==> try-tundra <==
==> flow/design.v <==
module PE
#(parameter DATA_WIDTH=8)
(
    clk,
    rst_n,
    en_din,
    en_win,
    data_in,
    weights_in,
    data_out,
    ready
);
input clk,rst_n;
input en_din,en_win;
input [DATA_WIDTH-1:0] data_in,weights_in;
output [2*DATA_WIDTH-1:0] data_out;   
output ready;  
wire en;
assign en = en_din & en_win;
reg [4:0] cnt;
always@(posedge clk or negedge rst_n)
begin
    if(!rst_n)
        cnt <= 'd0;
    else if(en)
    begin
        if(cnt == 27)  
            cnt <= 'd0;
        else 
            cnt <= cnt + 1'b1;
    end
    else
        cnt <= 'd0;
end
reg [2*DATA_WIDTH-1:0] sum;
always@(posedge clk or negedge rst_n)
begin
    if(!rst_n)
        sum <= 'd0;
    else if(en)
        begin
            if(cnt == 27)  
                sum <= 'd0; 
            else
                sum <= data_in * weights_in + sum;
        end
end
reg ready;
reg [2*DATA_WIDTH-1:0] data_out;
always@(posedge clk or negedge rst_n)
begin
    if(!rst_n)
    begin
        ready <= 1'b0;
        data_out <= 'd0;
    end
    else if(cnt == 27)
    begin
        ready <= 1'b1;
        data_out <= sum;
    end
    else
        ready <= 1'b0;        
end
endmodule
module input_bus
#(parameter BUS_WIDTH=8)  
(
    clk,
    rst_n,
    data,
    en,              
    data_l0,
    data_l1,
    data_l2,
    en_l0,
    en_l1,
    en_l2
);
input clk,rst_n; 
input en;                            
input [BUS_WIDTH-1:0] data;          
output en_l0,en_l1,en_l2;                            
output [BUS_WIDTH-1:0] data_l0,data_l1,data_l2;      
reg en_l0,en_l1,en_l2;
reg [BUS_WIDTH-1:0] data_l0,data_l1,data_l2;
always@(posedge clk or negedge rst_n)
begin
    if(!rst_n)
    begin
        en_l0 <= 1'b0;
        en_l1 <= 1'b0;
        en_l2 <= 1'b0;
        data_l0 <= 'd0;
        data_l1 <= 'd0;
        data_l2 <= 'd0;
    end
    else
    begin
        en_l0 <= en;
        en_l1 <= en_l0;
        en_l2 <= en_l1;
        data_l0 <= data;
        data_l1 <= data_l0;
        data_l2 <= data_l1;
    end
end
endmodule
module obuffer
#(
parameter DATA_WIDTH=8,  
parameter MEM_DATA_WIDTH=9,    
parameter MEM_ADDR_WIDTH=4    
)  
(
    clk,
    rst_n,
    p0_ready,
    p1_ready,
    p2_ready,
    p0_din,
    p1_din,
    p2_din,
    empty,
    full,
    rd_en,
    data_rdout,
    errout
);
input clk,rst_n;
input p0_ready,p1_ready,p2_ready;
input [2*DATA_WIDTH-1:0] p0_din,p1_din,p2_din;
input rd_en;
output empty,full;
output [2*DATA_WIDTH-1:0] data_rdout;
output errout;  
reg [2*DATA_WIDTH-1:0] mem[MEM_DATA_WIDTH-1:0];
reg [MEM_ADDR_WIDTH:0] wr_ptr, rd_ptr;
wire [MEM_ADDR_WIDTH-1:0] wr_addr,rd_addr;
assign wr_addr[MEM_ADDR_WIDTH-1:0] = wr_ptr[MEM_ADDR_WIDTH-1:0];
assign rd_addr[MEM_ADDR_WIDTH-1:0] = rd_ptr[MEM_ADDR_WIDTH-1:0];
always@(posedge clk or negedge rst_n)
begin
    if(!rst_n)
        wr_ptr <= 'd0;
    else if(!full & (p0_ready | p1_ready | p2_ready))
    begin
        if(wr_ptr[MEM_ADDR_WIDTH-1:0] == MEM_DATA_WIDTH-1)
            wr_ptr <= {~wr_ptr[MEM_ADDR_WIDTH],4'b0000};
        else 
            wr_ptr <= wr_ptr + 1'b1;
    end
end
always@(posedge clk or negedge rst_n)
begin
    if(!rst_n)
        rd_ptr <= 'd0;
    else if(!empty & rd_en)
    begin
        if(rd_ptr[MEM_ADDR_WIDTH-1:0] == MEM_DATA_WIDTH-1)
            rd_ptr <= {~rd_ptr[MEM_ADDR_WIDTH],4'b0000};
        else 
            rd_ptr <= rd_ptr + 1'b1;
    end
end
reg errout;
always@(posedge clk or negedge rst_n)
begin
    if(!rst_n)
        errout <= 1'b0;
    else if(!full & (p0_ready | p1_ready | p2_ready))
    begin
        case({p0_ready,p1_ready,p2_ready})
        3'b000:
            mem[wr_addr] <= mem[wr_addr];
        3'b100:
            mem[wr_addr] <= p0_din;
        3'b010:
            mem[wr_addr] <= p1_din;
        3'b001:
            mem[wr_addr] <= p2_din;
        default:
            errout <= 1'b1;
        endcase
    end
end
reg [2*DATA_WIDTH-1:0] data_rdout;
always@(posedge clk or negedge rst_n)
begin
    if(!rst_n)
        data_rdout <= 'd0;
    else if(!empty & rd_en)
        data_rdout <= mem[rd_addr];
end
assign full = (wr_ptr=={~rd_ptr[MEM_ADDR_WIDTH],rd_ptr[MEM_ADDR_WIDTH-1:0]});
assign empty = (wr_ptr==rd_ptr);
endmodule
module top(
    clk,
    rst_n,
    ifm0,
    ifm1,
    ifm2,
    ifm0_en,
    ifm1_en,
    ifm2_en,
    w0,
    w1,
    w2,
    w0_en,
    w1_en,
    w2_en,
    obf0_rd_en,
    obf1_rd_en,
    obf2_rd_en,
    obf0_empty,
    obf1_empty,
    obf2_empty,
    obf0_full,
    obf1_full,
    obf2_full,
    obf0_err,
    obf1_err,
    obf2_err,
    obf0_out,
    obf1_out,
    obf2_out
);
parameter DATA_WIDTH=8;
input clk,rst_n;
input ifm0_en,ifm1_en,ifm2_en;
input w0_en,w1_en,w2_en;
input [DATA_WIDTH-1:0] ifm0,ifm1,ifm2;
input [DATA_WIDTH-1:0] w0,w1,w2;
input obf0_rd_en,obf1_rd_en,obf2_rd_en;
output obf0_empty,obf1_empty,obf2_empty;
output obf0_full,obf1_full,obf2_full;
output obf0_err,obf1_err,obf2_err;
output [2*DATA_WIDTH-1:0] obf0_out,obf1_out,obf2_out;
wire [DATA_WIDTH-1:0] ifm0_l0,ifm0_l1,ifm0_l2;
wire ifm0_en0,ifm0_en1,ifm0_en2;
input_bus ifm_bus0(
    .clk(clk),
    .rst_n(rst_n),
    .data(ifm0),
    .en(ifm0_en),             
    .data_l0(ifm0_l0),
    .data_l1(ifm0_l1),
    .data_l2(ifm0_l2),
    .en_l0(ifm0_en0),
    .en_l1(ifm0_en1),
    .en_l2(ifm0_en2)
);
wire [DATA_WIDTH-1:0] ifm1_l0,ifm1_l1,ifm1_l2;
wire ifm1_en0,ifm1_en1,ifm1_en2;
input_bus ifm_bus1(
    .clk(clk),
    .rst_n(rst_n),
    .data(ifm1),
    .en(ifm1_en),             
    .data_l0(ifm1_l0),
    .data_l1(ifm1_l1),
    .data_l2(ifm1_l2),
    .en_l0(ifm1_en0),
    .en_l1(ifm1_en1),
    .en_l2(ifm1_en2)
);
wire [DATA_WIDTH-1:0] ifm2_l0,ifm2_l1,ifm2_l2;
wire ifm2_en0,ifm2_en1,ifm2_en2;
input_bus ifm_bus2(
    .clk(clk),
    .rst_n(rst_n),
    .data(ifm2),
    .en(ifm2_en),             
    .data_l0(ifm2_l0),
    .data_l1(ifm2_l1),
    .data_l2(ifm2_l2),
    .en_l0(ifm2_en0),
    .en_l1(ifm2_en1),
    .en_l2(ifm2_en2)
);
wire [DATA_WIDTH-1:0] w0_l0,w0_l1,w0_l2;
wire w0_en0,w0_en1,w0_en2;
input_bus w_bus0(
    .clk(clk),
    .rst_n(rst_n),
    .data(w0),
    .en(w0_en),             
    .data_l0(w0_l0),
    .data_l1(w0_l1),
    .data_l2(w0_l2),
    .en_l0(w0_en0),
    .en_l1(w0_en1),
    .en_l2(w0_en2)
);
wire [DATA_WIDTH-1:0] w1_l0,w1_l1,w1_l2;
wire w1_en0,w1_en1,w1_en2;
input_bus w_bus1(
    .clk(clk),
    .rst_n(rst_n),
    .data(w1),
    .en(w1_en),             
    .data_l0(w1_l0),
    .data_l1(w1_l1),
    .data_l2(w1_l2),
    .en_l0(w1_en0),
    .en_l1(w1_en1),
    .en_l2(w1_en2)
);
wire [DATA_WIDTH-1:0] w2_l0,w2_l1,w2_l2;
wire w2_en0,w2_en1,w2_en2;
input_bus w_bus2(
    .clk(clk),
    .rst_n(rst_n),
    .data(w2),
    .en(w2_en),             
    .data_l0(w2_l0),
    .data_l1(w2_l1),
    .data_l2(w2_l2),
    .en_l0(w2_en0),
    .en_l1(w2_en1),
    .en_l2(w2_en2)
);
wire [2*DATA_WIDTH-1:0] pe00_out,pe01_out,pe02_out,pe10_out,pe11_out,pe12_out,pe20_out,pe21_out,pe22_out;
wire pe00_rdy,pe01_rdy,pe02_rdy,pe10_rdy,pe11_rdy,pe12_rdy,pe20_rdy,pe21_rdy,pe22_rdy;
PE pe00(
    .clk(clk),
    .rst_n(rst_n),
    .en_din(ifm0_en0),
    .en_win(w0_en0),
    .data_in(ifm0_l0),
    .weights_in(w0_l0),
    .data_out(pe00_out),
    .ready(pe00_rdy)
);
PE pe01(
    .clk(clk),
    .rst_n(rst_n),
    .en_din(ifm0_en1),
    .en_win(w1_en0),
    .data_in(ifm0_l1),
    .weights_in(w1_l0),
    .data_out(pe01_out),
    .ready(pe01_rdy)
);
PE pe02(
    .clk(clk),
    .rst_n(rst_n),
    .en_din(ifm0_en2),
    .en_win(w2_en0),
    .data_in(ifm0_l2),
    .weights_in(w2_l0),
    .data_out(pe02_out),
    .ready(pe02_rdy)
);
PE pe10(
    .clk(clk),
    .rst_n(rst_n),
    .en_din(ifm1_en0),
    .en_win(w0_en1),
    .data_in(ifm1_l0),
    .weights_in(w0_l1),
    .data_out(pe10_out),
    .ready(pe10_rdy)
);
PE pe11(
    .clk(clk),
    .rst_n(rst_n),
    .en_din(ifm1_en1),
    .en_win(w1_en1),
    .data_in(ifm1_l1),
    .weights_in(w1_l1),
    .data_out(pe11_out),
    .ready(pe11_rdy)
);
PE pe12(
    .clk(clk),
    .rst_n(rst_n),
    .en_din(ifm1_en2),
    .en_win(w2_en1),
    .data_in(ifm1_l2),
    .weights_in(w2_l1),
    .data_out(pe12_out),
    .ready(pe12_rdy)
);
PE pe20(
    .clk(clk),
    .rst_n(rst_n),
    .en_din(ifm2_en0),
    .en_win(w0_en2),
    .data_in(ifm2_l0),
    .weights_in(w0_l2),
    .data_out(pe20_out),
    .ready(pe20_rdy)
);
PE pe21(
    .clk(clk),
    .rst_n(rst_n),
    .en_din(ifm2_en1),
    .en_win(w1_en2),
    .data_in(ifm2_l1),
    .weights_in(w1_l2),
    .data_out(pe21_out),
    .ready(pe21_rdy)
);
PE pe22(
    .clk(clk),
    .rst_n(rst_n),
    .en_din(ifm2_en2),
    .en_win(w2_en2),
    .data_in(ifm2_l2),
    .weights_in(w2_l2),
    .data_out(pe22_out),
    .ready(pe22_rdy)
);
obuffer obf0(
    .clk(clk),
    .rst_n(rst_n),
    .p0_ready(pe00_rdy),
    .p1_ready(pe10_rdy),
    .p2_ready(pe20_rdy),
    .p0_din(pe00_out),
    .p1_din(pe10_out),
    .p2_din(pe20_out),
    .empty(obf0_empty),
    .full(obf0_full),
    .rd_en(obf0_rd_en),
    .data_rdout(obf0_out),
    .errout(obf0_err)
);
obuffer obf1(
    .clk(clk),
    .rst_n(rst_n),
    .p0_ready(pe01_rdy),
    .p1_ready(pe11_rdy),
    .p2_ready(pe21_rdy),
    .p0_din(pe01_out),
    .p1_din(pe11_out),
    .p2_din(pe21_out),
    .empty(obf1_empty),
    .full(obf1_full),
    .rd_en(obf1_rd_en),
    .data_rdout(obf1_out),
    .errout(obf1_err)
);
obuffer obf2(
    .clk(clk),
    .rst_n(rst_n),
    .p0_ready(pe02_rdy),
    .p1_ready(pe12_rdy),
    .p2_ready(pe22_rdy),
    .p0_din(pe02_out),
    .p1_din(pe12_out),
    .p2_din(pe22_out),
    .empty(obf2_empty),
    .full(obf2_full),
    .rd_en(obf2_rd_en),
    .data_rdout(obf2_out),
    .errout(obf2_err)
);
endmodule
==> flow/run.sh <==
#!/bin/bash
# the make line also repeats each setting of config.mk as NAME=value (left out here)
make -C /OpenROAD-flow-scripts/flow DESIGN_CONFIG=/design/flow/config.mk WORK_HOME=/design/flow/orfs CLKGATE_MAP_FILE= finish
==> flow/config.mk <==
export PLATFORM = sky130hd
export DESIGN_NAME = top
export DESIGN_NICKNAME = top
export VERILOG_FILES = /design/flow/design.v
export SDC_FILE = /design/flow/constraint.sdc
export NUM_CORES = 4
export LEC_CHECK = 0
export ABC_AREA = 0
export CAP_MARGIN = 20
export CELL_PAD_IN_SITES_GLOBAL_PLACEMENT = 3
export CORE_MARGIN = 2
export CORE_UTILIZATION = 17
export CTS_CLUSTER_DIAMETER = 252
export MIN_ROUTING_LAYER = met1
export PLACE_DENSITY = 0.65
export SETUP_SLACK_MARGIN = -0.5
export SLEW_MARGIN = 20
==> flow/constraint.sdc <==
create_clock -name core_clock -period 8.24 [get_ports {clk}]
set_input_delay 1.6480 -clock core_clock [delete_from_list [all_inputs] [get_ports {clk}]]
set_output_delay 1.6480 -clock core_clock [all_outputs]
set_load 0.01 [all_outputs]
==> try-quartz (differences from try-tundra) <==
Settings changed: ABC_AREA 0 to unset, CELL_PAD_IN_SITES_GLOBAL_PLACEMENT 3 to unset, CORE_UTILIZATION 17 to 72, CTS_CLUSTER_DIAMETER 252 to unset, MIN_ROUTING_LAYER met1 to unset, PLACE_DENSITY 0.65 to unset, PLACE_DENSITY_LB_ADDON set to 0.01, SETUP_SLACK_MARGIN -0.5 to unset, TNS_END_PERCENT set to 85.
==> flow/constraint.sdc (replaced) <==
create_clock -name core_clock -period 4.01 [get_ports {clk}]
set_input_delay 0.8020 -clock core_clock [delete_from_list [all_inputs] [get_ports {clk}]]
set_output_delay 0.8020 -clock core_clock [all_outputs]
set_load 0.01 [all_outputs]
==> notes.md <==
run results: SO Faults setup timing, outcome complete, but fails checks, Finish-stage setup viols around 67, Final Instance Count excl. Fillers ~8000, area grow syn2layout 21.3%, Flop area around 28000 µm², cts repair resizes around 400, final setup margin -612 ps
Source of the figures above: try-quartz

==> notes.md <==
run results: Root Buffer clkbuf_16, Internal Dissipation 13300 µW, initial DRC count 3849, final setup margin between 3000 and 4000 ps, number of buffers on the longest clock path 3, outcome finished clean, xor/xnor share under 10%, top power group combinational logic, met1 usage 14.7%, Flop area approximately 28000 µm²
Source of the figures above: try-tundra

No activity file was given, so power comes from the tool's default toggle rates.
